==> flow/design.v <==
module  CONV(
	input		clk,
	input		reset,
	output	reg	busy,	
	input		ready,	
	output	reg [11:0]	iaddr,
	input	signed [19:0] idata,	
	output	 reg cwr,
	output	 reg [11:0]	caddr_wr,
	output	 reg [19:0]	cdata_wr,
	output	 reg	crd,
	output	 reg [11:0]	caddr_rd,
	input	 [19:0]	cdata_rd,
	output reg 	[2:0] 	csel
	);
	reg [11:0] image_addr;
	reg [11:0] L1_image_addr;
	reg [9:0] L1_write_addr;
	wire [11:0] L1_image_addr1;
	wire [11:0] L1_image_addr2;
	wire [11:0] L1_image_addr3;
	wire [11:0] image_addr1;
	wire [11:0] image_addr2;
	wire [11:0] image_addr3;
	wire [11:0] image_addr4;
	wire [11:0] image_addr5;
	wire [11:0] image_addr6;
	wire [11:0] image_addr7;
	wire [11:0] image_addr8;
	reg [2:0] state , next_state;
	reg [3:0] kernel_count;
	reg signed	[19:0] ker;
	reg signed [19:0] cdata_max;
	reg signed [39:0] gray_data;
	reg signed [39:0] L0_conv_data;
	wire signed [39:0] L0_round_data;
	wire signed [19:0] L0_relu_data;
	wire zero_padding;
	parameter  INIT = 3'b000 ;
	parameter  L0_READ = 3'b001 ;
	parameter  RELU = 3'b010 ;
	parameter  L0_WRITE = 3'b011 ;
	parameter  L1_INIT = 3'b100 ;
	parameter  L1_READ = 3'b101 ;
	parameter  L1_WRITE = 3'b110 ;
	parameter  FINISH = 3'b111 ;
always @(posedge clk or posedge reset) begin
	if (reset) begin
		state <= INIT;
	end
	else begin
		state <= next_state;
	end
end
always@(*)begin
    case (state)
        INIT:begin
			if(ready) next_state =  L0_READ;
            else next_state = INIT;
		end 
        L0_READ :begin
			if(kernel_count == 4'd10) next_state = RELU;
			else next_state = L0_READ;
		end 
		RELU :begin
			next_state = L0_WRITE;
		end 
		L0_WRITE: begin
			if(image_addr == 12'd4095) next_state = L1_INIT;
			else next_state = L0_READ;
		end
		L1_INIT: begin
			 next_state = L1_READ;
		end
		L1_READ: begin
			 if(kernel_count ==  4'd6) next_state = L1_WRITE;
			 else next_state = L1_READ;
		end
		L1_WRITE: begin
			 if(L1_write_addr == 10'd1023) next_state = FINISH;
			 else next_state = L1_READ;
		end
		FINISH: begin
			 next_state = FINISH;
		end
        default: begin
			next_state = FINISH;
		end
    endcase
end
always @(*) begin
    case (state)
        INIT: begin
                busy = 0;
				cwr =  0;
				csel = 3'b000;
				crd = 0;
        end 
        L0_READ: begin
                busy = 1;
				cwr =  0;
				csel = 3'b000;
				crd = 0; 
        end
		RELU: begin
				busy = 1;
				cwr =  0;
				csel = 3'b000;
				crd = 0;
		end
		L0_WRITE: begin
				busy = 1;
				cwr =  1;
				csel = 3'b001;
				crd = 0;
		end
		L1_INIT:begin
				busy = 1;
				cwr =  0;
				csel = 3'b000;
				crd = 0;
		end
		L1_READ:begin
				busy = 1;
				cwr =  0;
				csel = 3'b001;
				crd =  1;
		end
		L1_WRITE:begin
				busy = 1;
				cwr =  1;
				csel = 3'b011;
				crd =  0;
		end
        FINISH: begin
                busy = 0;
				cwr =  0;
				csel = 3'b000;
				crd = 0;
        end
        default: begin
                busy = 0;
				cwr =  0;
				csel = 3'b000;
				crd = 0;
		end
    endcase
end
always @(posedge clk) begin
	if(state == INIT) begin
		image_addr <= 12'b0;
	end
	else if(state == L0_WRITE ) begin
		image_addr <= image_addr + 1;
	end
end
assign image_addr1 = image_addr-12'b000001000001;
assign image_addr2 = image_addr1+12'b000000000001;
assign image_addr3 = image_addr2+12'b000000000001;
assign image_addr4 = image_addr-12'b000000000001;
assign image_addr5 = image_addr+12'b000000000001;
assign image_addr6 = image_addr+12'b000000111111;
assign image_addr7 = image_addr6+12'b000000000001;
assign image_addr8 = image_addr7+12'b000000000001;
always @(posedge clk ) begin
	case (kernel_count)
		4'd0: 	iaddr <= image_addr;
		4'd1: 	iaddr <= image_addr1;
		4'd2: 	iaddr <= image_addr2;
		4'd3:	iaddr <= image_addr3;
		4'd4:	iaddr <= image_addr4;
		4'd5:	iaddr <= image_addr5;
		4'd6:	iaddr <= image_addr6;
		4'd7:	iaddr <= image_addr7;
		4'd8:	iaddr <= image_addr8;
		default: begin
		end
	endcase
end
assign zero_padding = 	 ((image_addr[11:6] == 6'b000000) && (kernel_count==4'd2||kernel_count==4'd3||kernel_count==4'd4))
						||((image_addr[11:6] == 6'b111111) && (kernel_count==4'd7||kernel_count==4'd8||kernel_count==4'd9))
						||((image_addr[5:0] == 6'b000000) && (kernel_count==4'd2||kernel_count==4'd5||kernel_count==4'd7))
						||((image_addr[5:0]	== 6'b111111) && (kernel_count==4'd4||kernel_count==4'd6||kernel_count==4'd9));
always@(*) begin
	if(reset) begin
		ker = 20'HF8F71;
	end
	else begin
		case (kernel_count)
			4'd1:	ker = 20'HF8F71;
			4'd2:	ker = 20'H0A89E;
			4'd3:	ker = 20'H092D5;
			4'd4:	ker = 20'H06D43;
			4'd5:	ker = 20'H01004;
			4'd6:	ker = 20'HF6E54;
			4'd7:	ker = 20'HFA6D7;
			4'd8:	ker = 20'HFC834;
			4'd9:	ker = 20'HFAC19;
			default:ker = 20'H00000;
		endcase
	end
end
always @(posedge clk) begin
	if(state == INIT) begin
		gray_data <= 20'sb0;
	end
	else if(state == L0_READ ) begin
		case (kernel_count)
			4'd1: 	gray_data  <= (zero_padding)?20'sb0:idata*ker;
			4'd2: 	gray_data  <= (zero_padding)?20'sb0:idata*ker;
			4'd3:	gray_data  <= (zero_padding)?20'sb0:idata*ker;
			4'd4:	gray_data  <= (zero_padding)?20'sb0:idata*ker;
			4'd5:	gray_data  <= (zero_padding)?20'sb0:idata*ker;
			4'd6:	gray_data  <= (zero_padding)?20'sb0:idata*ker;
			4'd7:	gray_data  <= (zero_padding)?20'sb0:idata*ker;
			4'd8:	gray_data  <= (zero_padding)?20'sb0:idata*ker; 
			4'd9: 	gray_data  <= (zero_padding)?20'sb0:idata*ker;
			default: begin
				gray_data  <= 20'sb0;
			end
		endcase
	end
end
always @(posedge clk) begin
	if(state == INIT || state == RELU || state == L1_WRITE) begin
		kernel_count <= 4'b0;
	end
	else if(state == L0_READ ) begin
		kernel_count <= kernel_count + 1;
	end
	else if (state == L1_READ)begin
		kernel_count <= kernel_count + 1;
	end
end
always@(posedge clk or posedge reset) 
begin
	if(reset) begin
		L0_conv_data <= 0;
    end else if (state == L0_WRITE) begin 
        L0_conv_data <= 0;       
    end else begin 
        L0_conv_data <= L0_conv_data + gray_data;
    end
end
assign L0_round_data = (state == RELU && L0_conv_data[15] ) ? 
						(L0_conv_data+40'h0013110000):(L0_conv_data+40'h0013100000);
assign L0_relu_data =  (L0_round_data>0) ? L0_round_data[35:16] :20'b0; 
always @(posedge clk or posedge reset) begin
	if(reset)begin
		cdata_wr <= 0;
	end
	else begin
		case (state)
			INIT:		cdata_wr <= 0;
			L0_READ:	cdata_wr <= 0;
			RELU:		cdata_wr <= L0_relu_data;
			L0_WRITE:	cdata_wr <= cdata_wr;
			L1_INIT:	cdata_wr <= 0;
			L1_READ:	cdata_wr <= (kernel_count == 4'd6)?cdata_max:0;
			L1_WRITE:	cdata_wr <= 0;
			FINISH: 	cdata_wr <= 0;
			default: 	cdata_wr <= 0;
		endcase
	end
end
always @(posedge clk or posedge reset) begin
	if(reset)begin
		caddr_wr <= 0;
	end
	else begin
		case (state)
			INIT:		caddr_wr <= image_addr;
			L0_READ:	caddr_wr <= image_addr;
			RELU:		caddr_wr <= image_addr;
			L0_WRITE:	caddr_wr <= image_addr;
			L1_INIT:	caddr_wr <= L1_write_addr;
			L1_READ:	caddr_wr <= L1_write_addr;
			L1_WRITE:	caddr_wr <= L1_write_addr;
			FINISH: 	caddr_wr <= 0;
			default: 	begin
			end
		endcase
	end
end
always @(posedge clk or posedge reset) begin
	if (reset) begin
		L1_image_addr <=12'b0; 
	end
	else if(state == L1_WRITE) begin
		if(L1_image_addr[5:0] == 6'b111110)
			L1_image_addr <= L1_image_addr +12'b000001000010;
		else 
			L1_image_addr <= L1_image_addr +12'b000000000010;	
	end
end
assign L1_image_addr1 = L1_image_addr + 12'd1;
assign L1_image_addr2 = L1_image_addr + 12'd64;
assign L1_image_addr3 = L1_image_addr + 12'd65;
always @(posedge clk or posedge reset) begin
	if (reset) begin
		L1_write_addr <= 10'b0;
	end
	else if (state == L1_WRITE)begin
		L1_write_addr <= L1_write_addr +1;
	end
end
always@(posedge clk or posedge reset) begin
	if(reset) begin
		caddr_rd <= 12'b0;
	end
	else if (state == L1_READ)begin
		case (kernel_count)
			4'd1:	caddr_rd  <= L1_image_addr;
			4'd2:	caddr_rd  <= L1_image_addr1;
			4'd3:	caddr_rd  <= L1_image_addr2;
			4'd4:	caddr_rd  <= L1_image_addr3;
			default: caddr_rd <=  12'b0;
		endcase
	end
end
always@(posedge clk or posedge reset)begin
	if(reset) begin
		cdata_max <= 20'b0;
	end
	else if(state == L1_READ)begin
		case (kernel_count)
			4'd0:  	cdata_max  <= 20'b0;
			4'd1:  	cdata_max  <= 20'b0;
			4'd2:	cdata_max  <= (cdata_max >= cdata_rd)?cdata_max:cdata_rd;
			4'd3:	cdata_max  <= (cdata_max >= cdata_rd)?cdata_max:cdata_rd;
			4'd4:	cdata_max  <= (cdata_max >= cdata_rd)?cdata_max:cdata_rd;
			4'd5:	cdata_max  <= (cdata_max >= cdata_rd)?cdata_max:cdata_rd;
			default: begin
			end
		endcase
	end
end
endmodule
==> flow/run.sh <==
#!/bin/bash
# the make line also repeats each setting of config.mk as NAME=value (left out here)
make -C /OpenROAD-flow-scripts/flow DESIGN_CONFIG=/design/flow/config.mk WORK_HOME=/design/flow/orfs CLKGATE_MAP_FILE= finish
==> flow/config.mk <==
export PLATFORM = sky130hd
export DESIGN_NAME = CONV
export DESIGN_NICKNAME = CONV
export VERILOG_FILES = /design/flow/design.v
export SDC_FILE = /design/flow/constraint.sdc
export NUM_CORES = 4
export LEC_CHECK = 0
export CAP_MARGIN = 20
export CORE_MARGIN = 2
export CORE_UTILIZATION = 72
export PLACE_DENSITY_LB_ADDON = 0.07
export SLEW_MARGIN = 20
==> flow/constraint.sdc <==
create_clock -name core_clock -period 6.97 [get_ports {clk}]
set_input_delay 1.3940 -clock core_clock [delete_from_list [all_inputs] [get_ports {clk}]]
set_output_delay 1.3940 -clock core_clock [all_outputs]
set_load 0.01 [all_outputs]
==> flow_metrics.env, run 1 <==
# implementation run metrics
export IMPL_status="stopped before the end"
export IMPL_haltStage="global routing (5_1_grt)"
export IMPL_firstError="[ERROR GRT-0232] Routing congestion too high. Check the congestion heatmap in the GUI."
export IMPL_mux_area_share_pct=1.18
export IMPL_cts_path_max_buffers=3
export IMPL_ys_cells=3191
export IMPL_die_w_um=202
export IMPL_top_cells_by_area="fa_1, dfrtp_1, ha_1"
export IMPL_synth_top_cell_by_count="inv_1"
export IMPL_synth_chip_area_um2=28200
export IMPL_io_buffers=103
export IMPL_cts_hold_buf=0
export IMPL_synthFlopType="dfrtp_1"
export IMPL_pre_cts_ws_ns=-1.36
export IMPL_ios=105
export IMPL_ys_sh_adder_pct=38.0
export IMPL_grt_overflow=99
export IMPL_edf_count=12
export IMPL_fp_util_pct=73.0
export IMPL_gp_congestion=0.962
export IMPL_ys_flops=213
export IMPL_clkSinkCount=213
export IMPL_rows=72
export IMPL_ys_warn_count=1
export IMPL_root_buffer="clkbuf_16"
export IMPL_fp_coreArea_um2=38600
export IMPL_top_logic_kind="adder cells"
export IMPL_xor_share_pct=5.00
export IMPL_synth_cells=3191
export IMPL_ys_seq_share_pct=17.8
export IMPL_postSynthNetCount=3840
export IMPL_dieArea_um2=40800
export IMPL_ys_async_sr_fraction_pct=60.1
export IMPL_avgSynthCellArea_um2=8.85
export IMPL_top_area_cell="fa_1"
export IMPL_dpl_cell_area_um2=32200
export IMPL_hpwl_um=70000
export IMPL_ys_sh_aoi_pct=12.6
export IMPL_htree_levels=1
export IMPL_synth_area_um2=28200
export IMPL_synth_top_area_share_pct=29.3
export IMPL_die_h_um=202
export IMPL_synth_cell_type_count=94
export IMPL_numCtsBuffers=25
export IMPL_ys_top_cells_by_count="inv_1, fa_1, nand2_1"
export IMPL_simple_gate_area_share_pct=15.9
export IMPL_grt_usage_pct=79.2
## through the flow
stage | std cells | utilization, %
after floorplan | 3191 | -
after global placement | 3950 | 83.2
after detailed placement | 3950 | 83.2
after CTS | 4068 | 88.9
## metal layers
metal / GRT usage [%] / overflow
met5: 46.1 / 0
met4: 77.0 / 40
met3: 66.9 / 2
met2: 93.1 / 56
met1: 79.0 / 1
## timing repair
| action | 4_1_cts |
|---|---|
| pin swaps | 156 |
| cloned | 5 |
| setup buffers | 70 |
| endpoints found under the setup margin | 27 |
| resized | 227 |
==> inputs of run 2 (changes only) <==
Settings changed: ABC_AREA set to 1, CORE_ASPECT_RATIO set to 0.5, CTS_CLUSTER_DIAMETER set to 393, CTS_CLUSTER_SIZE set to 96, PLACE_DENSITY set to 0.36, PLACE_DENSITY_LB_ADDON 0.07 to not set.
Clock period 6.97 ns to 6.82 ns, I/O delays scaled along.
==> run 2 against run 1 <==
Against the previous run: the run again fails in global routing (5_1_grt); synthesized area increased by 2.8%; synthesized cell count is 19% higher; die size is 3.0% higher.
==> flow_metrics.env, run 2 <==
# implementation run metrics
export IMPL_simple_gate_area_share_pct=21.4
export IMPL_status="stopped before the end"
export IMPL_top_logic_kind="adder cells"
export IMPL_avgSynthCellArea_um2=7.63
export IMPL_ys_cells=3804
export IMPL_die_w_um=288
export IMPL_dieArea_um2=42000
export IMPL_firstError="[ERROR GRT-0232] Routing congestion too high. Check the congestion heatmap in the GUI."
export IMPL_io_buffers=103
export IMPL_edf_count=12
export IMPL_htree_levels=1
export IMPL_ios=105
export IMPL_pre_cts_ws_ns=-1.58
export IMPL_hpwl_um=77500
export IMPL_ys_sh_aoi_pct=10.4
export IMPL_synth_cell_type_count=63
export IMPL_top_cells_by_area="fa_1, dfrtp_1, inv_1"
export IMPL_fp_util_pct=73.8
export IMPL_ys_sh_adder_pct=36.8
export IMPL_synthFlopType="dfrtp_1"
export IMPL_numCtsBuffers=6
export IMPL_postSynthNetCount=4453
export IMPL_ys_async_sr_fraction_pct=60.1
export IMPL_top_area_cell="fa_1"
export IMPL_cts_path_max_buffers=3
export IMPL_ys_flops=213
export IMPL_clkSinkCount=213
export IMPL_grt_usage_pct=91.5
export IMPL_root_buffer="clkbuf_16"
export IMPL_synth_top_cell_by_count="inv_1"
export IMPL_ys_seq_share_pct=17.3
export IMPL_synth_top_area_share_pct=28.5
export IMPL_ys_warn_count=1
export IMPL_synth_chip_area_um2=29000
export IMPL_synth_area_um2=29000
export IMPL_xor_share_pct=1.96
export IMPL_gp_congestion=1.02
export IMPL_die_h_um=146
export IMPL_ys_top_cells_by_count="inv_1, nand2_1, nor2_1"
export IMPL_mux_area_share_pct=0
export IMPL_haltStage="global routing (5_1_grt)"
export IMPL_synth_cells=3804
export IMPL_grt_overflow=1236
export IMPL_fp_coreArea_um2=39300
export IMPL_rows=51
-- run 2: repair_timing --
| item | CTS |
|---|---|
| cloned | 3 |
| hold buffers | 0 |
| gates resized | 260 |
| pin swaps | 135 |
| buffers inserted | 45 |
| endpoints found under the setup margin | 30 |
-- run 2: through the flow --
step                hold slack (ns)  instance area, µm²  instances  TNS, ns
detailed placement            0.458               33500       4635   -40.12
CTS                           0.488               35000       4691    -4.10
floorplan                     0.442               29900       3804    -7.13
global placement              0.455               33500       4635   -32.33
-- run 2: layer usage --
metal / overflow / track usage (%)
met1: 76 / 90.7
met2: 709 / 102
met3: 119 / 83.1
met4: 320 / 88.8
met5: 12 / 70.8
==> inputs of run 3 (changes only) <==
Settings changed: ABC_AREA 1 to not set, CORE_ASPECT_RATIO 0.5 to not set, CORE_UTILIZATION 72 to 71, CTS_CLUSTER_DIAMETER 393 to not set, CTS_CLUSTER_SIZE 96 to not set, MAX_ROUTING_LAYER set to met4, PLACE_DENSITY 0.36 to not set, PLACE_DENSITY_LB_ADDON set to 0.06, SETUP_SLACK_MARGIN set to 1.98.
Clock period 6.82 ns to 6.92 ns, I/O delays scaled along.
==> run 3 against run 2 <==
Against the previous run: the flow again stops in global routing (5_1_grt); synthesized area decreased by 2.7%; die size decreased by 1.5%; synthesized cell count decreased by 16%.
==> flow_metrics.env, run 3 <==
# implementation run metrics
export IMPL_root_buffer="clkbuf_16"
export IMPL_synth_top_area_share_pct=29.3
export IMPL_clkSinkCount=213
export IMPL_dp_cells=3940
export IMPL_synth_area_um2=28200
export IMPL_ys_seq_share_pct=17.8
export IMPL_mux_area_share_pct=1.18
export IMPL_synth_cells=3191
export IMPL_edf_count=12
export IMPL_avgSynthCellArea_um2=8.85
export IMPL_ys_async_sr_fraction_pct=60.1
export IMPL_postSynthNetCount=3840
export IMPL_status="stopped before the end"
export IMPL_ys_flops=213
export IMPL_synth_chip_area_um2=28200
export IMPL_dieArea_um2=41400
export IMPL_simple_gate_area_share_pct=15.9
export IMPL_ys_sh_aoi_pct=12.6
export IMPL_die_w_um=203
export IMPL_xor_share_pct=5.00
export IMPL_hpwl_um=68500
export IMPL_rows=73
export IMPL_synth_cell_type_count=94
export IMPL_numCtsBuffers=22
export IMPL_cts_hold_buf=0
export IMPL_fp_util_pct=71.5
export IMPL_ys_cells=3191
export IMPL_top_area_cell="fa_1"
export IMPL_top_cells_by_area="fa_1, dfrtp_1, ha_1"
export IMPL_cts_path_max_buffers=3
export IMPL_gp_congestion=0.987
export IMPL_ys_top_cells_by_count="inv_1, fa_1, nand2_1"
export IMPL_pre_cts_ws_ns=-1.47
export IMPL_ios=105
export IMPL_fp_coreArea_um2=39500
export IMPL_top_logic_kind="adder cells"
export IMPL_die_h_um=203
export IMPL_htree_levels=1
export IMPL_io_buffers=103
export IMPL_synthFlopType="dfrtp_1"
export IMPL_ys_warn_count=1
export IMPL_synth_top_cell_by_count="inv_1"
export IMPL_ys_sh_adder_pct=38.0
export IMPL_haltStage="global routing (5_1_grt)"
[run 3: per-stage QoR]
| stage | hold WS, ns | area (µm²) |
|---|---|---|
| 2_1_floorplan | 0.436 | 29000 |
| 3_5_place_dp | 0.466 | 32100 |
| 3_3_place_gp | 0.448 | 32100 |
| 4_1_cts | 0.494 | 34400 |
[run 3: what timing repair did]
item,CTS
setup buffers,68
resized,256
endpoints found under the setup margin,35
cloned,9
pin swaps,156
==> inputs of run 4 (changes only) <==
Settings changed: CAP_MARGIN 20 to 0, CORE_MARGIN 2 to 7, CORE_UTILIZATION 71 to 51, HOLD_SLACK_MARGIN set to 0.17, MAX_ROUTING_LAYER met4 to not set, PLACE_DENSITY_LB_ADDON 0.06 to not set, SETUP_SLACK_MARGIN 1.98 to not set, SLEW_MARGIN 20 to 10.
Clock period 6.92 ns to 10.0 ns, I/O delays scaled along.
==> run 4 against run 3 <==
Against the previous run: the run now finishes clean; die size is 50% higher; synthesized cell count unchanged; synthesized area stayed put.
==> flow_metrics.env, run 4 <==
# flow metrics
export IMPL_dieArea_um2=62100
export IMPL_area_growth_pct=10.3
export IMPL_cp_end_kind="flop"
export IMPL_worst_r2r_cell_count=23
export IMPL_postSynthNetCount=3840
export IMPL_hpwl_um=63000
export IMPL_grt_pass1_vias=23311
export IMPL_fp_util_pct=51.4
export IMPL_firstDrtPassIters=5
export IMPL_worst_hold_slack_ns=0.462
export IMPL_edf_count=12
export IMPL_slew_headroom_pct=19.5
export IMPL_r2r_end="gray_data[39]$_SDFFE_PP0P_"
export IMPL_post_cts_resized=0
export IMPL_cp_slowest_cell="fa_1"
export IMPL_ys_seq_share_pct=17.8
export IMPL_htree_levels=1
export IMPL_pre_cts_ws_ns=0.221
export IMPL_ios=105
export IMPL_synth_cells=3191
export IMPL_tightest_slew_ns=1.20
export IMPL_grt_max_degree=56
export IMPL_nNetsFinal=3914
export IMPL_cts_tree="yes"
export IMPL_setup_viol=0
export IMPL_status="complete, no violations"
export IMPL_crit_chain="clkdlybuf4s50_1 > buf_12 > nor2b_1 > nand2_1 > fa_1 > inv_1 > fa_1 > fa_1 > fa_1 > fa_1 > fa_1 > inv_1 > fa_1 > inv_1 > ha_1 > a21oi_1 > o21a_1 > or3b_2 > a21oi_1 > o31ai_2 > a2111oi_2 > o31ai_1 > xnor2_1 > a22o_1"
export IMPL_tool_warnings=41
export IMPL_ys_sh_adder_pct=38.0
export IMPL_top_logic_kind="adder cells"
export IMPL_synth_top_area_share_pct=29.3
export IMPL_timing_hold_violations_final=0
export IMPL_top_area_cell="fa_1"
export IMPL_maxCapViolations=0
export IMPL_avgSynthCellArea_um2=8.85
export IMPL_ant_nets=0
export IMPL_grt_pass1_wl_um=126000
export IMPL_clkSinkCount=213
export IMPL_routedWlPerCell_um=19.4
export IMPL_ys_warn_count=1
export IMPL_slew_violations=0
export IMPL_ys_async_sr_fraction_pct=60.1
export IMPL_rsz0062_at_grt="no"
export IMPL_clk_latency_ns=0.56
export IMPL_hold_end="gray_data[5]$_SDFFE_PP0P_"
export IMPL_rows=86
export IMPL_die_h_um=249
export IMPL_finalSetupTns_ns=0
export IMPL_root_buffer="clkbuf_16"
export IMPL_top_cells_by_area="fa_1, dfrtp_1, ha_1"
export IMPL_ys_flops=213
export IMPL_simple_gate_area_share_pct=15.9
export IMPL_wl_um=77300
export IMPL_synth_top_cell_by_count="inv_1"
export IMPL_antenna_found_initial=2
export IMPL_fin_util_pct=56.7
export IMPL_mux_area_share_pct=1.18
export IMPL_cts_hold_buf=0
export IMPL_synth_chip_area_um2=28200
export IMPL_period_minus_slack_ns=9.22
export IMPL_fmax_mhz=108
export IMPL_worstPathMaxFanout=30
export IMPL_worstHoldPathCells=2
export IMPL_finClkSkew_ns=0.0257
export IMPL_synthFlopType="dfrtp_1"
export IMPL_ys_top_cells_by_count="inv_1, fa_1, nand2_1"
export IMPL_hold_start="gray_data[5]$_SDFFE_PP0P_"
export IMPL_ys_cells=3191
export IMPL_grt_overflow=0
export IMPL_avgViaCountPerCell=5.55
export IMPL_hp_class="flop to flop"
export IMPL_fin_crit_sh_pct=92.2
export IMPL_fp_coreArea_um2=54900
export IMPL_ys_sh_aoi_pct=12.6
export IMPL_first_iter_violations=1373
export IMPL_num_antenna_cells=0
export IMPL_grt_usage_pct=24.8
export IMPL_cts_path_max_buffers=3
export IMPL_gp_congestion=0.946
export IMPL_crit_start="reset"
export IMPL_worstSetupEndpoint="gray_data[39]$_SDFFE_PP0P_"
export IMPL_slowest_delay_ns=0.57
export IMPL_cts_setup_buffers=0
export IMPL_io_buffers=103
export IMPL_cp_num_buf_inv=5
export IMPL_die_w_um=249
export IMPL_cp_arrival_ns=9.65
export IMPL_crit_family="adder cells"
export IMPL_worstSetupPathType="input port to flop"
export IMPL_worstPathRequired_ns=10.43
export IMPL_r2r_setup_slack_ns=2.45
export IMPL_worstSetupPathDepth=24
export IMPL_worst_slack_ns=0.779
export IMPL_synth_area_um2=28200
export IMPL_synth_cell_type_count=94
export IMPL_crit_path_start_kind="input port"
export IMPL_numCtsBuffers=24
export IMPL_num_vias=22147
export IMPL_crit_path_frequent_cell="fa_1"
export IMPL_fill_cells=5014
export IMPL_route_detailed_drc=0
export IMPL_xor_share_pct=5.00
export IMPL_path_clk_slew_ns=0.06
## run 4: area by class of cell
type / count / area (µm²) / share of cell area [%]
repair buffers: 192 / 1750 / 5.62
flip-flops and latches: 213 / 5020 / 16.1
inverters: 565 / 2120 / 6.82
clock buffers: 29 / 649 / 2.09
well taps: 704 / 881 / 2.83
clock inverters: 15 / 163 / 0.523
multi-input cells: 2269 / 20500 / 66.0
## run 4: through the flow
step | area (µm²) | instances
finish | 31100 | 3987
floorplan | 28200 | 3191
CTS | 31100 | 3987
detailed placement | 30300 | 3943
global route | 31100 | 3987
global placement | 30300 | 3943
## run 4: per-layer routing
layer | GRT usage, % | wire (µm) | part of all wire (%) | up-vias
met4 | 7.49 | 2430 | 3.1 | 2
met2 | 44.6 | 38800 | 50 | 572
li1 | - | - | - | 10362
met1 | 31.8 | 33100 | 43 | 11069
met5 | 0 | 13 | 0.017 | -
met3 | 1.93 | 3010 | 3.9 | 142
==> inputs of run 5 (changes only) <==
Settings changed: CAP_MARGIN 0 to 20, CORE_ASPECT_RATIO set to 0.54, CORE_MARGIN 7 to 2, CORE_UTILIZATION 51 to 70, CTS_CLUSTER_SIZE set to 41, HOLD_SLACK_MARGIN 0.17 to not set, MAX_ROUTING_LAYER set to met4, SETUP_SLACK_MARGIN set to 1.66, SLEW_MARGIN 10 to 25, TNS_END_PERCENT set to 85.
Clock period 10.0 ns to 5.24 ns, I/O delays scaled along.
==> run 5 against run 4 <==
Against the previous run: the flow now stops in global routing (5_1_grt); synthesized area unchanged; synthesized cell count unchanged; die size shrank 32%.
==> flow_metrics.env, run 5 <==
# implementation run metrics
export IMPL_synth_top_area_share_pct=29.3
export IMPL_postSynthNetCount=3840
export IMPL_grt_usage_pct=85.6
export IMPL_numCtsBuffers=18
export IMPL_ys_sh_adder_pct=38.0
export IMPL_synth_cell_type_count=94
export IMPL_firstError="[ERROR GRT-0232] Routing congestion too high. Check the congestion heatmap in the GUI."
export IMPL_mux_area_share_pct=1.18
export IMPL_cts_path_max_buffers=3
export IMPL_die_h_um=152
export IMPL_fp_coreArea_um2=39300
export IMPL_htree_levels=1
export IMPL_ys_async_sr_fraction_pct=60.1
export IMPL_synthFlopType="dfrtp_1"
export IMPL_ys_cells=3191
export IMPL_edf_count=12
export IMPL_synth_cells=3191
export IMPL_dpl_cell_area_um2=32300
export IMPL_gp_congestion=1.04
export IMPL_status="stopped before the end"
export IMPL_top_logic_kind="adder cells"
export IMPL_ys_sh_aoi_pct=12.6
export IMPL_synth_area_um2=28200
export IMPL_clkSinkCount=213
export IMPL_dieArea_um2=42000
export IMPL_die_w_um=277
export IMPL_grt_overflow=730
export IMPL_dp_cells=3970
export IMPL_top_cells_by_area="fa_1, dfrtp_1, ha_1"
export IMPL_top_area_cell="fa_1"
export IMPL_synth_chip_area_um2=28200
export IMPL_ios=105
export IMPL_io_buffers=103
export IMPL_ys_seq_share_pct=17.8
export IMPL_avgSynthCellArea_um2=8.85
export IMPL_cts_hold_buf=0
export IMPL_ys_warn_count=1
export IMPL_simple_gate_area_share_pct=15.9
export IMPL_ys_flops=213
export IMPL_haltStage="global routing (5_1_grt)"
export IMPL_rows=53
export IMPL_hpwl_um=77300
export IMPL_xor_share_pct=5.00
export IMPL_fp_util_pct=71.8
export IMPL_ys_top_cells_by_count="inv_1, fa_1, nand2_1"
export IMPL_synth_top_cell_by_count="inv_1"
export IMPL_root_buffer="clkbuf_16"
## run 5: per-stage QoR
stage	setup WS (ns)	util [%]	hold WS (ns)
4_1_cts	-2.16	86.9	0.473
3_5_place_dp	-2.85	82.3	0.458
3_3_place_gp	-2.62	82.3	0.450
2_1_floorplan	-2.12	-	0.436
## run 5: metal layers
layer	GRT usage (%)	overflow
met2	98.2	368
met4	81.2	188
met5	-	-
met1	84.7	83
met3	74.0	91
## run 5: repair_timing
item | in CTS
cloned | 2
setup endpoints to repair | 77
buffers inserted | 55
gates resized | 222
pin swaps | 91
==> inputs of run 6 (changes only) <==
Settings changed: ABC_AREA set to 1, CAP_MARGIN 20 to 30, CELL_PAD_IN_SITES_DETAIL_PLACEMENT set to 1, CORE_ASPECT_RATIO 0.54 to not set, CORE_MARGIN 2 to 10, CORE_UTILIZATION 70 to 51, CTS_CLUSTER_DIAMETER set to 216, CTS_CLUSTER_SIZE 41 to not set, GPL_ROUTABILITY_DRIVEN set to 1, GPL_TIMING_DRIVEN set to 1, HOLD_SLACK_MARGIN set to 0.17, MAX_ROUTING_LAYER met4 to met5, MIN_ROUTING_LAYER set to met2, PLACE_DENSITY_LB_ADDON set to 0.13, SETUP_SLACK_MARGIN 1.66 to 2.4, SLEW_MARGIN 25 to 0, TNS_END_PERCENT 85 to not set.
Clock period 5.24 ns to 10.0 ns, I/O delays scaled along.
==> run 6 against run 5 <==
Against the previous run: the run again fails in global routing (5_1_grt); die size grew 59%; synthesized cell count grew 19%; synthesized area grew 2.8%.
==> flow_metrics.env, run 6 <==
# implementation run metrics
export IMPL_edf_count=12
export IMPL_cts_path_max_buffers=3
export IMPL_top_area_cell="fa_1"
export IMPL_simple_gate_area_share_pct=21.4
export IMPL_die_w_um=259
export IMPL_dieArea_um2=66800
export IMPL_status="stopped before the end"
export IMPL_ys_flops=213
export IMPL_root_buffer="clkbuf_16"
export IMPL_clkSinkCount=213
export IMPL_ys_sh_adder_pct=36.8
export IMPL_synthFlopType="dfrtp_1"
export IMPL_synth_cells=3804
export IMPL_synth_chip_area_um2=29000
export IMPL_die_h_um=259
export IMPL_top_cells_by_area="fa_1, dfrtp_1, inv_1"
export IMPL_ios=105
export IMPL_cts_hold_buf=0
export IMPL_fp_coreArea_um2=56400
export IMPL_io_buffers=103
export IMPL_haltStage="global routing (5_1_grt)"
export IMPL_postSynthNetCount=4453
export IMPL_mux_area_share_pct=0
export IMPL_ys_top_cells_by_count="inv_1, nand2_1, nor2_1"
export IMPL_synth_area_um2=29000
export IMPL_gp_congestion=1.03
export IMPL_ys_warn_count=1
export IMPL_synth_top_cell_by_count="inv_1"
export IMPL_ys_async_sr_fraction_pct=60.1
export IMPL_grt_usage_pct=73.3
export IMPL_ys_cells=3804
export IMPL_avgSynthCellArea_um2=7.63
export IMPL_rows=87
export IMPL_htree_levels=1
export IMPL_ys_seq_share_pct=17.3
export IMPL_synth_top_area_share_pct=28.5
export IMPL_firstError="[ERROR GRT-0232] Routing congestion too high. Check the congestion heatmap in the GUI."
export IMPL_hpwl_um=81600
export IMPL_numCtsBuffers=27
export IMPL_top_logic_kind="adder cells"
export IMPL_grt_overflow=122
export IMPL_fp_util_pct=51.5
export IMPL_ys_sh_aoi_pct=10.4
export IMPL_xor_share_pct=1.96
export IMPL_synth_cell_type_count=63
## run 6: layer usage
layer  overflow  track usage, %
met5          8            54.4
met2         25            76.7
met1          -               -
met4         29            57.1
met3         60            80.7
## run 6: per-stage QoR
step / instances / hold slack [ns] / area, µm² / setup WS, ns
after global placement: 4613 / 0.458 / 31700 / 0.472
after detailed placement: 4615 / 0.467 / 31700 / 0.298
after CTS: 4824 / 0.476 / 35200 / 2.24
after floorplan: 3804 / 0.442 / 29800 / 2.11
## run 6: repair_timing
action,CTS
setup endpoints to repair,34
setup buffers,155
gates resized,428
pin swaps,219
cloned,5
==> inputs of run 7 (changes only) <==
Settings changed: CAP_MARGIN 30 to 35, GPL_ROUTABILITY_DRIVEN 1 to 0, GPL_TIMING_DRIVEN 1 to 0.
==> run 7 against run 6 <==
Against the previous run: the flow again stops in global routing (5_1_grt); synthesized area is the same; die size is the same; synthesized cell count is the same.
==> flow_metrics.env, run 7 <==
# implementation run metrics
export IMPL_synth_chip_area_um2=29000
export IMPL_rows=87
export IMPL_htree_levels=1
export IMPL_ys_async_sr_fraction_pct=60.1
export IMPL_clkSinkCount=213
export IMPL_haltStage="global routing (5_1_grt)"
export IMPL_firstError="[ERROR GRT-0116] Global routing finished with congestion. Check the congestion regions in the DRC Viewer."
export IMPL_ys_seq_share_pct=17.3
export IMPL_ys_warn_count=1
export IMPL_ys_sh_aoi_pct=10.4
export IMPL_ys_cells=3804
export IMPL_die_h_um=259
export IMPL_edf_count=12
export IMPL_dieArea_um2=66800
export IMPL_grt_usage_pct=65.5
export IMPL_ios=105
export IMPL_top_area_cell="fa_1"
export IMPL_simple_gate_area_share_pct=21.4
export IMPL_postSynthNetCount=4453
export IMPL_xor_share_pct=1.96
export IMPL_fp_util_pct=51.5
export IMPL_hpwl_um=83600
export IMPL_status="stopped before the end"
export IMPL_ys_flops=213
export IMPL_numCtsBuffers=25
export IMPL_grt_overflow=5
export IMPL_avgSynthCellArea_um2=7.63
export IMPL_dp_cells=4651
export IMPL_mux_area_share_pct=0
export IMPL_cts_hold_buf=0
export IMPL_cts_path_max_buffers=3
export IMPL_synth_cell_type_count=63
export IMPL_ys_top_cells_by_count="inv_1, nand2_1, nor2_1"
export IMPL_die_w_um=259
export IMPL_synth_cells=3804
export IMPL_synthFlopType="dfrtp_1"
export IMPL_ys_sh_adder_pct=36.8
export IMPL_synth_top_area_share_pct=28.5
export IMPL_top_logic_kind="adder cells"
export IMPL_fp_coreArea_um2=56400
export IMPL_top_cells_by_area="fa_1, dfrtp_1, inv_1"
export IMPL_synth_area_um2=29000
export IMPL_dpl_cell_area_um2=31700
export IMPL_io_buffers=90
export IMPL_root_buffer="clkbuf_16"
export IMPL_pre_cts_ws_ns=0.0627
export IMPL_synth_top_cell_by_count="inv_1"
==> run 7: layer usage <==
metal / overflow / GRT usage [%]
met1: - / -
met2: 0 / 69.7
met5: 0 / 43.5
met3: 5 / 74.5
met4: 0 / 45.8
==> run 7: timing repair <==
item / CTS
gates resized: 366
setup buffers: 83
endpoints found under the setup margin: 34
pin swaps: 149
gates cloned: 4
==> inputs of run 8 (changes only) <==
Settings changed: ABC_AREA 1 to not set, CAP_MARGIN 35 to 0, CELL_PAD_IN_SITES_DETAIL_PLACEMENT 1 to not set, CORE_MARGIN 10 to 2, CORE_UTILIZATION 51 to 72, CTS_CLUSTER_DIAMETER 216 to not set, GPL_ROUTABILITY_DRIVEN 0 to not set, GPL_TIMING_DRIVEN 0 to not set, HOLD_SLACK_MARGIN 0.17 to -0.05, MAX_ROUTING_LAYER met5 to not set, MIN_ROUTING_LAYER met2 to not set, PLACE_DENSITY_LB_ADDON 0.13 to 0.08, SETUP_SLACK_MARGIN 2.4 to 1.38, SLEW_MARGIN 0 to 20, TNS_END_PERCENT set to 5.
Clock period 10.0 ns to 8.28 ns, I/O delays scaled along.
==> run 8 against run 7 <==
Against the previous run: now clean on timing, DRC and antenna; synthesized area down 2.7%; synthesized cell count down 16%; die size is 39% lower.
==> flow_metrics.env, run 8 <==
# flow metrics
export IMPL_status="complete, no violations"
export IMPL_ios=105
export IMPL_io_buffers=103
export IMPL_num_vias=24649
export IMPL_worstSetupEndpoint="gray_data[38]$_SDFFE_PP0P_"
export IMPL_grt_max_degree=82
export IMPL_ys_sh_aoi_pct=12.6
export IMPL_ys_seq_share_pct=17.8
export IMPL_xor_share_pct=5.00
export IMPL_die_w_um=202
export IMPL_gp_congestion=1.00
export IMPL_synth_cell_type_count=94
export IMPL_tightest_slew_ns=1.10
export IMPL_crit_path_start_kind="input port"
export IMPL_timing_hold_violations_final=0
export IMPL_ys_flops=213
export IMPL_top_area_cell="fa_1"
export IMPL_worst_hold_slack_ns=0.466
export IMPL_antenna_found_initial=0
export IMPL_wl_um=84300
export IMPL_fp_coreArea_um2=38600
export IMPL_synth_cells=3191
export IMPL_synth_top_area_share_pct=29.3
export IMPL_route_detailed_drc=0
export IMPL_cts_tree="yes"
export IMPL_ys_top_cells_by_count="inv_1, fa_1, nand2_1"
export IMPL_ant_nets=0
export IMPL_fin_area_um2=32800
export IMPL_avgSynthCellArea_um2=8.85
export IMPL_firstDrtPassIters=6
export IMPL_clkSinkCount=213
export IMPL_rsz0062_at_grt="yes"
export IMPL_edf_count=12
export IMPL_synth_top_cell_by_count="inv_1"
export IMPL_first_iter_violations=2523
export IMPL_nNetsFinal=4067
export IMPL_cp_arrival_ns=8.27
export IMPL_grt_usage_pct=41.8
export IMPL_top_layer_used="met4"
export IMPL_cp_slowest_cell="fa_1"
export IMPL_logic_area_um2=21100
export IMPL_ys_sh_adder_pct=38.0
export IMPL_die_h_um=202
export IMPL_final_cell_count_no_fill=3953
export IMPL_setup_viol=0
export IMPL_hp_class="flop to flop"
export IMPL_dpl_cell_area_um2=31600
export IMPL_route_met3_wl_um=8670
export IMPL_top_cells_by_area="fa_1, dfrtp_1, ha_1"
export IMPL_fin_crit_sh_pct=94.8
export IMPL_regArea_um2=5020
export IMPL_slew_headroom_pct=26.9
export IMPL_tool_warnings=44
export IMPL_root_buffer="clkbuf_16"
export IMPL_period_minus_slack_ns=7.85
export IMPL_slowest_delay_ns=0.61
export IMPL_synth_area_um2=28200
export IMPL_synthFlopType="dfrtp_1"
export IMPL_ys_warn_count=1
export IMPL_crit_path_frequent_cell="fa_1"
export IMPL_r2r_end="gray_data[34]$_SDFFE_PP0P_"
export IMPL_area_growth_pct=16.3
export IMPL_clk_latency_ns=0.53
export IMPL_maxCapViolations=0
export IMPL_hold_start="gray_data[0]$_SDFFE_PP0P_"
export IMPL_fill_cells=2011
export IMPL_grt_overflow=0
export IMPL_postSynthNetCount=3840
export IMPL_slew_violations=0
export IMPL_path_clk_slew_ns=0.06
export IMPL_top_logic_kind="adder cells"
export IMPL_grt_pass1_vias=26106
export IMPL_fmax_mhz=127
export IMPL_dp_cells=3890
export IMPL_cts_path_max_buffers=3
export IMPL_htree_levels=1
export IMPL_simple_gate_area_share_pct=15.9
export IMPL_worstSetupPathDepth=25
export IMPL_worstHoldPathCells=2
export IMPL_cp_num_buf_inv=7
export IMPL_ys_cells=3191
export IMPL_worst_r2r_cell_count=25
export IMPL_ys_async_sr_fraction_pct=60.1
export IMPL_finClkSkew_ns=0.0145
export IMPL_r2r_setup_slack_ns=1.40
export IMPL_rows=72
export IMPL_crit_family="adder cells"
export IMPL_worstPathRequired_ns=8.70
export IMPL_numCtsBuffers=23
export IMPL_cts_hold_buf=0
export IMPL_grt_pass1_wl_um=135000
export IMPL_mux_area_share_pct=1.18
export IMPL_crit_start="reset"
export IMPL_cp_end_kind="flop"
export IMPL_worstPathMaxFanout=16
export IMPL_hold_end="gray_data[0]$_SDFFE_PP0P_"
export IMPL_worstSetupPathType="input port to flop"
export IMPL_dieArea_um2=40800
export IMPL_fp_util_pct=73.0
export IMPL_hpwl_um=64400
export IMPL_m1WireLength_um=31500
export IMPL_routedWlPerCell_um=21.3
export IMPL_wl_met2_um=39800
export IMPL_avgViaCountPerCell=6.24
export IMPL_synth_chip_area_um2=28200
-- run 8: routing by layer --
| layer | vias up | track usage (%) |
|---|---|---|
| li1 | 10645 | - |
| met1 | 12037 | 54.2 |
| met2 | 1575 | 69.8 |
| met3 | 392 | 7.18 |
| met4 | 0 | 17.7 |
| met5 | - | 0 |
-- run 8: timing repair --
action	in CTS	in global routing
pin swaps	58	12
gates cloned	1	0
setup buffers	15	5
endpoints found under the setup margin	31	32
resized	89	19
-- run 8: area by class of cell --
type	instances	share of cell area, %
inverters	565	6.50
multi-input cells	2269	64.3
clock inverters	9	0.259
well taps	518	1.97
repair buffers	346	9.64
flip-flops and latches	213	15.3
diodes	1	0.00762
clock buffers	32	2.01
-- run 8: per-stage QoR --
step	util [%]	setup TNS, ns	setup slack, ns
2_1_floorplan	-	0	0.310
3_3_place_gp	81.7	-0.535	-0.100
3_5_place_dp	81.7	-2.84	-0.332
4_1_cts	84.7	0	0.489
5_1_grt	85.0	0	0.203
6_report	85.0	0	0.429
==> inputs of run 9 (changes only) <==
Settings changed: ABC_AREA set to 1, CAP_MARGIN 0 to 20, CELL_PAD_IN_SITES_GLOBAL_PLACEMENT set to 3, CORE_ASPECT_RATIO set to 0.95, CORE_MARGIN 2 to 8, CTS_CLUSTER_SIZE set to 66, GPL_ROUTABILITY_DRIVEN set to 0, HOLD_SLACK_MARGIN -0.05 to not set, MAX_ROUTING_LAYER set to met4, PLACE_DENSITY_LB_ADDON 0.08 to 0.0, SETUP_SLACK_MARGIN 1.38 to not set, SLEW_MARGIN 20 to 25, TNS_END_PERCENT 5 to 15.
Clock period 8.28 ns to 6.88 ns, I/O delays scaled along.
==> run 9 against run 8 <==
Against the previous run: the flow now stops in global placement without I/O (3_1_place_gp_skip_io); synthesized area grew 2.8%; synthesized cell count grew 19%; die size grew 15%.
==> flow_metrics.env, run 9 <==
# implementation run metrics
export IMPL_top_area_cell="fa_1"
export IMPL_ys_top_cells_by_count="inv_1, nand2_1, nor2_1"
export IMPL_avgSynthCellArea_um2=7.63
export IMPL_firstError="[ERROR FLW-0024] Place density exceeds 1.0 (current PLACE_DENSITY_LB_ADDON =  0.0). Please check if the value of  PLACE_DENSITY_LB_ADDON is between 0 and 0.99."
export IMPL_ys_cells=3804
export IMPL_synth_area_um2=29000
export IMPL_synth_cell_type_count=63
export IMPL_synth_top_area_share_pct=28.5
export IMPL_ys_seq_share_pct=17.3
export IMPL_fp_util_pct=73.1
export IMPL_synthFlopType="dfrtp_1"
export IMPL_ys_sh_adder_pct=36.8
export IMPL_edf_count=12
export IMPL_postSynthNetCount=4453
export IMPL_rows=71
export IMPL_synth_chip_area_um2=29000
export IMPL_die_h_um=212
export IMPL_ys_sh_aoi_pct=10.4
export IMPL_top_cells_by_area="fa_1, dfrtp_1, inv_1"
export IMPL_synth_cells=3804
export IMPL_ys_warn_count=1
export IMPL_fp_coreArea_um2=39700
export IMPL_ys_flops=213
export IMPL_die_w_um=222
export IMPL_synth_top_cell_by_count="inv_1"
export IMPL_dieArea_um2=47000
export IMPL_xor_share_pct=1.96
export IMPL_mux_area_share_pct=0
export IMPL_haltStage="global placement without I/O (3_1_place_gp_skip_io)"
export IMPL_ys_async_sr_fraction_pct=60.1
export IMPL_top_logic_kind="adder cells"
export IMPL_status="stopped before the end"
export IMPL_simple_gate_area_share_pct=21.4
==> inputs of run 10 (changes only) <==
Settings changed: CELL_PAD_IN_SITES_DETAIL_PLACEMENT set to 1, CELL_PAD_IN_SITES_GLOBAL_PLACEMENT 3 to not set, CORE_ASPECT_RATIO 0.95 to not set, CORE_MARGIN 8 to 2, CORE_UTILIZATION 72 to 18, CTS_CLUSTER_SIZE 66 to 96, GPL_ROUTABILITY_DRIVEN 0 to not set, GPL_TIMING_DRIVEN set to 0, MAX_ROUTING_LAYER met4 to met5, PLACE_DENSITY_LB_ADDON 0.0 to 0.07, SLEW_MARGIN 25 to 20, TNS_END_PERCENT 15 to not set.
Clock period 6.88 ns to 14.4 ns, I/O delays scaled along.
==> run 10 against run 9 <==
Against the previous run: the run now finishes clean; synthesized area is the same; synthesized cell count is the same; die size grew to 3.5 times the previous value.
==> flow_metrics.env, run 10 <==
# flow metrics
export IMPL_mux_area_share_pct=0
export IMPL_synth_area_um2=29000
export IMPL_htree_levels=1
export IMPL_grt_pass1_vias=27326
export IMPL_cp_end_kind="flop"
export IMPL_slew_violations=0
export IMPL_avgViaCountPerCell=4.03
export IMPL_antenna_found_initial=4
export IMPL_worstHoldPathCells=1
export IMPL_maxCapViolations=0
export IMPL_fp_coreArea_um2=160000
export IMPL_gp_congestion=0.802
export IMPL_cp_arrival_ns=11.65
export IMPL_ys_sh_adder_pct=36.8
export IMPL_clkSinkCount=213
export IMPL_top_cells_by_area="fa_1, dfrtp_1, inv_1"
export IMPL_finalSetupTns_ns=0
export IMPL_die_h_um=405
export IMPL_xor_share_pct=1.96
export IMPL_grt_max_degree=84
export IMPL_edf_count=12
export IMPL_fmax_mhz=89.2
export IMPL_ant_nets=0
export IMPL_cp_num_buf_inv=10
export IMPL_synth_chip_area_um2=29000
export IMPL_ios=105
export IMPL_synthFlopType="dfrtp_1"
export IMPL_dieArea_um2=164000
export IMPL_worstSetupPathType="input port to flop"
export IMPL_wl_um=113000
export IMPL_route_detailed_drc=0
export IMPL_hp_class="flop to flop"
export IMPL_hold_start="L1_write_addr[8]$_DFFE_PP0P_"
export IMPL_ys_flops=213
export IMPL_num_vias=24651
export IMPL_postSynthNetCount=4453
export IMPL_grt_pass1_wl_um=175000
export IMPL_first_iter_violations=1020
export IMPL_synth_top_cell_by_count="inv_1"
export IMPL_top_logic_kind="adder cells"
export IMPL_fp_util_pct=18.1
export IMPL_ys_seq_share_pct=17.3
export IMPL_crit_path_start_kind="input port"
export IMPL_ys_async_sr_fraction_pct=60.1
export IMPL_ys_top_cells_by_count="inv_1, nand2_1, nor2_1"
export IMPL_io_buffers=90
export IMPL_worst_hold_slack_ns=0.470
export IMPL_post_cts_resized=0
export IMPL_slew_headroom_pct=25.1
export IMPL_hpwl_um=96900
export IMPL_ys_cells=3804
export IMPL_worst_slack_ns=3.19
export IMPL_worstPathRequired_ns=14.84
export IMPL_rows=147
export IMPL_die_w_um=405
export IMPL_period_minus_slack_ns=11.21
export IMPL_path_clk_slew_ns=0.05
export IMPL_r2r_end="gray_data[33]$_SDFFE_PP0P_"
export IMPL_synth_cells=3804
export IMPL_worstSetupPathDepth=28
export IMPL_cp_slowest_cell="fa_1"
export IMPL_firstDrtPassIters=5
export IMPL_r2r_setup_slack_ns=6.22
export IMPL_hold_end="L1_write_addr[8]$_DFFE_PP0P_"
export IMPL_worst_r2r_cell_count=26
export IMPL_crit_start="reset"
export IMPL_setup_viol=0
export IMPL_fin_area_um2=33600
export IMPL_slowest_delay_ns=0.76
export IMPL_fill_cells=19538
export IMPL_fin_crit_sh_pct=77.8
export IMPL_avgSynthCellArea_um2=7.63
export IMPL_logic_area_um2=20500
export IMPL_crit_family="adder cells"
export IMPL_dpl_cell_area_um2=32700
export IMPL_ys_warn_count=1
export IMPL_worstPathMaxFanout=53
export IMPL_finClkSkew_ns=0.0169
export IMPL_tool_warnings=41
export IMPL_tightest_slew_ns=1.11
export IMPL_clk_latency_ns=0.60
export IMPL_cts_path_max_buffers=3
export IMPL_cts_hold_buf=0
export IMPL_synth_cell_type_count=63
export IMPL_numCtsBuffers=31
export IMPL_cts_setup_buffers=0
export IMPL_nNetsFinal=4577
export IMPL_root_buffer="clkbuf_16"
export IMPL_worstSetupEndpoint="gray_data[33]$_SDFFE_PP0P_"
export IMPL_simple_gate_area_share_pct=21.4
export IMPL_synth_top_area_share_pct=28.5
export IMPL_timing_hold_violations_final=0
export IMPL_cts_tree="yes"
export IMPL_status="complete, no violations"
export IMPL_routedWlPerCell_um=18.4
export IMPL_area_growth_pct=16.0
export IMPL_grt_usage_pct=14.0
export IMPL_rsz0062_at_grt="no"
export IMPL_grt_overflow=0
export IMPL_pre_cts_ws_ns=2.50
export IMPL_regArea_um2=5020
export IMPL_ys_sh_aoi_pct=10.4
export IMPL_top_area_cell="fa_1"
==> run 10: metrics by stage <==
stage | util [%] | cells
finish | 21.0 | 6114
global route | 21.0 | 6113
CTS | 21.0 | 6113
detailed placement | 20.4 | 6055
global placement | 20.3 | 6054
floorplan | - | 3804
==> run 10: per-layer routing <==
layer / routed length [µm] / share of wire [%] / GRT usage (%)
met5: 0 / 0 / 0
met4: 1270 / 1.1 / 1.69
met3: 2020 / 1.8 / 0.890
met2: 53400 / 47 / 23.9
met1: 56100 / 50 / 20.0
==> run 10: layout make-up <==
| type | instances | share of cell area, % |
|---|---|---|
| Timing Repair Buffer | 91 | 2.76 |
| Inverter | 829 | 9.29 |
| Buffer | 95 | 1.21 |
| Clock inverter | 5 | 0.0855 |
| Multi-Input combinational cell | 2667 | 60.9 |
| Antenna cell | 1 | 0.00744 |
| Tap cell | 2160 | 8.03 |
| Sequential cell | 213 | 14.9 |
| Clock buffer | 53 | 2.82 |
==> inputs of run 11 (changes only) <==
Settings changed: ABC_AREA 1 to not set, CELL_PAD_IN_SITES_DETAIL_PLACEMENT 1 to not set, CORE_UTILIZATION 18 to 8, CTS_CLUSTER_SIZE 96 to not set, GPL_TIMING_DRIVEN 0 to not set, MAX_ROUTING_LAYER met5 to not set, PLACE_DENSITY_LB_ADDON 0.07 to not set.
Clock period 14.4 ns to 15.7 ns, I/O delays scaled along.
==> run 11 against run 10 <==
Against the previous run: final cell count increased by 29%; synthesized area fell by 2.7%; die size up 120%; critical endpoint is now gray_data[39]$_SDFFE_PP0P_.
==> flow_metrics.env, run 11 <==
# flow metrics
export IMPL_ys_cells=3191
export IMPL_postSynthNetCount=3840
export IMPL_gp_congestion=0.856
export IMPL_tool_warnings=41
export IMPL_xor_share_pct=5.00
export IMPL_worstHoldPathCells=2
export IMPL_worstSetupEndpoint="gray_data[39]$_SDFFE_PP0P_"
export IMPL_crit_family="adder cells"
export IMPL_mux_area_share_pct=1.18
export IMPL_wl_um=88000
export IMPL_finClkSkew_ns=0.0377
export IMPL_fin_crit_sh_pct=71.3
export IMPL_rows=218
export IMPL_grt_pass1_wl_um=136000
export IMPL_timing_hold_violations_final=0
export IMPL_grt_pass1_vias=22624
export IMPL_ys_async_sr_fraction_pct=60.1
export IMPL_fill_cells=40662
export IMPL_fp_util_pct=8.02
export IMPL_clk_latency_ns=0.60
export IMPL_fin_area_um2=35800
export IMPL_cp_end_kind="flop"
export IMPL_final_cell_count_no_fill=7866
export IMPL_route_detailed_drc=0
export IMPL_nNetsFinal=3872
export IMPL_synthFlopType="dfrtp_1"
export IMPL_htree_levels=1
export IMPL_worst_r2r_cell_count=24
export IMPL_routedWlPerCell_um=11.2
export IMPL_cts_setup_buffers=0
export IMPL_avgSynthCellArea_um2=8.85
export IMPL_area_growth_pct=26.8
export IMPL_ios=105
export IMPL_r2r_end="gray_data[39]$_SDFFE_PP0P_"
export IMPL_top_cells_by_area="fa_1, dfrtp_1, ha_1"
export IMPL_fp_coreArea_um2=352000
export IMPL_simple_gate_area_share_pct=15.9
export IMPL_io_buffers=103
export IMPL_logic_area_um2=20600
export IMPL_ys_warn_count=1
export IMPL_firstDrtPassIters=6
export IMPL_die_h_um=598
export IMPL_hpwl_um=71100
export IMPL_edf_count=12
export IMPL_dieArea_um2=358000
export IMPL_crit_path_start_kind="input port"
export IMPL_dpl_cell_area_um2=34800
export IMPL_num_vias=22030
export IMPL_numCtsBuffers=28
export IMPL_worstPathMaxFanout=30
export IMPL_slew_headroom_pct=14.7
export IMPL_cp_arrival_ns=11.68
export IMPL_cp_num_buf_inv=7
export IMPL_tightest_slew_ns=1.27
export IMPL_ant_nets=0
export IMPL_grt_overflow=0
export IMPL_maxCapViolations=0
export IMPL_ys_flops=213
export IMPL_antenna_found_initial=27
export IMPL_crit_start="reset"
export IMPL_grt_usage_pct=4.87
export IMPL_worstPathRequired_ns=16.18
export IMPL_synth_area_um2=28200
export IMPL_cts_hold_buf=0
export IMPL_hold_end="gray_data[0]$_SDFFE_PP0P_"
export IMPL_ys_seq_share_pct=17.8
export IMPL_hold_start="gray_data[0]$_SDFFE_PP0P_"
export IMPL_synth_chip_area_um2=28200
export IMPL_worstSetupPathDepth=26
export IMPL_fmax_mhz=89.3
export IMPL_slowest_delay_ns=0.74
export IMPL_path_clk_slew_ns=0.06
export IMPL_crit_path_frequent_cell="fa_1"
export IMPL_finalSetupTns_ns=0
export IMPL_worstSetupPathType="input port to flop"
export IMPL_worst_hold_slack_ns=0.479
export IMPL_grt_max_degree=69
export IMPL_die_w_um=598
export IMPL_cts_tree="yes"
export IMPL_setup_viol=0
export IMPL_slew_violations=0
export IMPL_ys_sh_aoi_pct=12.6
export IMPL_status="complete, no violations"
export IMPL_rsz0062_at_grt="no"
export IMPL_synth_top_area_share_pct=29.3
export IMPL_regArea_um2=5020
export IMPL_cp_slowest_cell="inv_1"
export IMPL_top_area_cell="fa_1"
export IMPL_synth_cell_type_count=94
export IMPL_synth_top_cell_by_count="inv_1"
export IMPL_dp_cells=7813
export IMPL_r2r_setup_slack_ns=7.55
export IMPL_synth_cells=3191
export IMPL_ys_top_cells_by_count="inv_1, fa_1, nand2_1"
export IMPL_post_cts_resized=0
export IMPL_cts_path_max_buffers=3
export IMPL_first_iter_violations=1349
export IMPL_root_buffer="clkbuf_16"
export IMPL_clkSinkCount=213
export IMPL_hp_class="flop to flop"
export IMPL_avgViaCountPerCell=2.80
export IMPL_top_logic_kind="adder cells"
export IMPL_period_minus_slack_ns=11.19
export IMPL_ys_sh_adder_pct=38.0
==> run 11: layout make-up <==
| class | instances | area share [%] |
|---|---|---|
| flip-flops and latches | 213 | 14.0 |
| diodes | 1 | 0.00699 |
| well taps | 4620 | 16.1 |
| inverters | 565 | 5.94 |
| clock buffers | 35 | 2.11 |
| repair buffers | 146 | 3.78 |
| clock inverters | 17 | 0.559 |
| multi-input cells | 2269 | 57.4 |
==> run 11: metal layers <==
layer	GRT usage (%)	up-vias	wire, µm
met1	6.30	10930	38400
met2	8.21	640	41000
met5	0	-	41
met4	1.38	8	2690
li1	-	10285	-
met3	0.883	167	5850
==> run 11: per-stage QoR <==
step                      worst slack [ns]  utilization (%)
after global routing                  4.17             10.2
final                                 4.51             10.2
after floorplan                       5.37                -
after CTS                             4.57             10.2
after global placement                4.00             9.90
after detailed placement              3.94             9.90
==> inputs of run 12 (changes only) <==
Settings changed: CORE_UTILIZATION 8 to 40.
Clock period 15.7 ns to 11.0 ns, I/O delays scaled along.
==> run 12 against run 11 <==
Against the previous run: non-clock buffer count increased by 4; worst hold slack worse by 0.015 ns; clock skew shrank 0.012 ns; sequential share of layout area increased by 2.1 points; core utilization increased by 34 points; critical path depth is 1 higher; worst setup slack lost 3.2 ns; global-route usage grew 17 points; die size fell by 80%; final cell count fell by 47%.
==> flow_metrics.env, run 12 <==
# flow metrics
export IMPL_cp_arrival_ns=10.11
export IMPL_mux_area_share_pct=1.18
export IMPL_ys_warn_count=1
export IMPL_synth_top_area_share_pct=29.3
export IMPL_period_minus_slack_ns=9.66
export IMPL_fin_crit_sh_pct=87.9
export IMPL_crit_family="adder cells"
export IMPL_ys_sh_adder_pct=38.0
export IMPL_cp_end_kind="flop"
export IMPL_top_cells_by_area="fa_1, dfrtp_1, ha_1"
export IMPL_cp_slowest_cell="or4b_1"
export IMPL_grt_max_degree=70
export IMPL_worstSetupPathDepth=27
export IMPL_post_cts_resized=0
export IMPL_setup_viol=0
export IMPL_fp_util_pct=40.4
export IMPL_area_growth_pct=10.1
export IMPL_crit_start="reset"
export IMPL_tool_warnings=41
export IMPL_rsz0062_at_grt="no"
export IMPL_xor_share_pct=5.00
export IMPL_top_logic_kind="adder cells"
export IMPL_numCtsBuffers=25
export IMPL_hold_end="gray_data[0]$_SDFFE_PP0P_"
export IMPL_synth_top_cell_by_count="inv_1"
export IMPL_hold_start="gray_data[0]$_SDFFE_PP0P_"
export IMPL_worstSetupEndpoint="gray_data[39]$_SDFFE_PP0P_"
export IMPL_slowest_delay_ns=0.55
export IMPL_grt_usage_pct=21.4
export IMPL_worstPathMaxFanout=30
export IMPL_clk_latency_ns=0.56
export IMPL_worst_r2r_cell_count=25
export IMPL_status="complete, no violations"
export IMPL_synth_cell_type_count=94
export IMPL_nNetsFinal=3873
export IMPL_dp_cells=4137
export IMPL_avgViaCountPerCell=5.19
export IMPL_edf_count=12
export IMPL_ios=105
export IMPL_clkSinkCount=213
export IMPL_synth_chip_area_um2=28200
export IMPL_fp_coreArea_um2=69900
export IMPL_fmax_mhz=103
export IMPL_slew_headroom_pct=31.9
export IMPL_r2r_end="gray_data[39]$_SDFFE_PP0P_"
export IMPL_gp_congestion=0.954
export IMPL_cp_num_buf_inv=8
export IMPL_num_antenna_cells=0
export IMPL_synthFlopType="dfrtp_1"
export IMPL_crit_path_frequent_cell="fa_1"
export IMPL_antenna_found_initial=0
export IMPL_first_iter_violations=1367
export IMPL_worstHoldPathCells=2
export IMPL_grt_overflow=0
export IMPL_cts_path_max_buffers=3
export IMPL_crit_path_start_kind="input port"
export IMPL_io_buffers=103
export IMPL_postSynthNetCount=3840
export IMPL_ys_async_sr_fraction_pct=60.1
export IMPL_rows=97
export IMPL_timing_hold_violations_final=0
export IMPL_worstSetupPathType="input port to flop"
export IMPL_final_cell_count_no_fill=4183
export IMPL_die_h_um=270
export IMPL_routedWlPerCell_um=18.4
export IMPL_avgSynthCellArea_um2=8.85
export IMPL_grt_pass1_wl_um=125000
export IMPL_maxCapViolations=0
export IMPL_dieArea_um2=72700
export IMPL_worstPathRequired_ns=11.44
export IMPL_ys_top_cells_by_count="inv_1, fa_1, nand2_1"
export IMPL_r2r_setup_slack_ns=3.34
export IMPL_top_area_cell="fa_1"
export IMPL_firstDrtPassIters=5
export IMPL_die_w_um=270
export IMPL_hp_class="flop to flop"
export IMPL_slew_violations=0
export IMPL_finalSetupTns_ns=0
export IMPL_ys_cells=3191
export IMPL_cts_tree="yes"
export IMPL_synth_area_um2=28200
export IMPL_ys_seq_share_pct=17.8
export IMPL_route_detailed_drc=0
export IMPL_ys_flops=213
export IMPL_finClkSkew_ns=0.0261
export IMPL_root_buffer="clkbuf_16"
export IMPL_cts_setup_buffers=0
export IMPL_synth_cells=3191
export IMPL_num_vias=21726
export IMPL_grt_pass1_vias=22583
export IMPL_hpwl_um=61300
export IMPL_path_clk_slew_ns=0.06
export IMPL_cts_hold_buf=0
export IMPL_tightest_slew_ns=1.02
export IMPL_simple_gate_area_share_pct=15.9
export IMPL_wl_um=76800
export IMPL_ys_sh_aoi_pct=12.6
export IMPL_htree_levels=1
export IMPL_ant_nets=0
-- run 12: layer usage --
| metal | wire [µm] | vias up | global-route usage, % |
|---|---|---|---|
| met5 | 0 | - | 0 |
| met4 | 1560 | 0 | 4.23 |
| met3 | 4260 | 98 | 3.35 |
| met2 | 35800 | 600 | 35.3 |
| met1 | 35200 | 10761 | 29.9 |
| li1 | - | 10267 | - |
-- run 12: area by class of cell --
type / instances / area [µm²]
multi-input cells: 2269 / 20600
clock buffers: 37 / 731
flip-flops and latches: 213 / 5020
repair buffers: 150 / 1380
clock inverters: 9 / 72.6
inverters: 565 / 2130
fillers: 6934 / 38800
well taps: 940 / 1180
-- run 12: per-stage QoR --
stage / instance area [µm²] / utilization, % / hold slack [ns] / setup slack, ns
floorplan: 28200 / - / 0.432 / 1.61
global placement: 30200 / 43.3 / 0.451 / 0.834
detailed placement: 30300 / 43.3 / 0.462 / 0.753
CTS: 31100 / 44.4 / 0.470 / 1.36
global route: 31100 / 44.4 / 0.492 / 0.845
finish: 31100 / 44.4 / 0.464 / 1.34
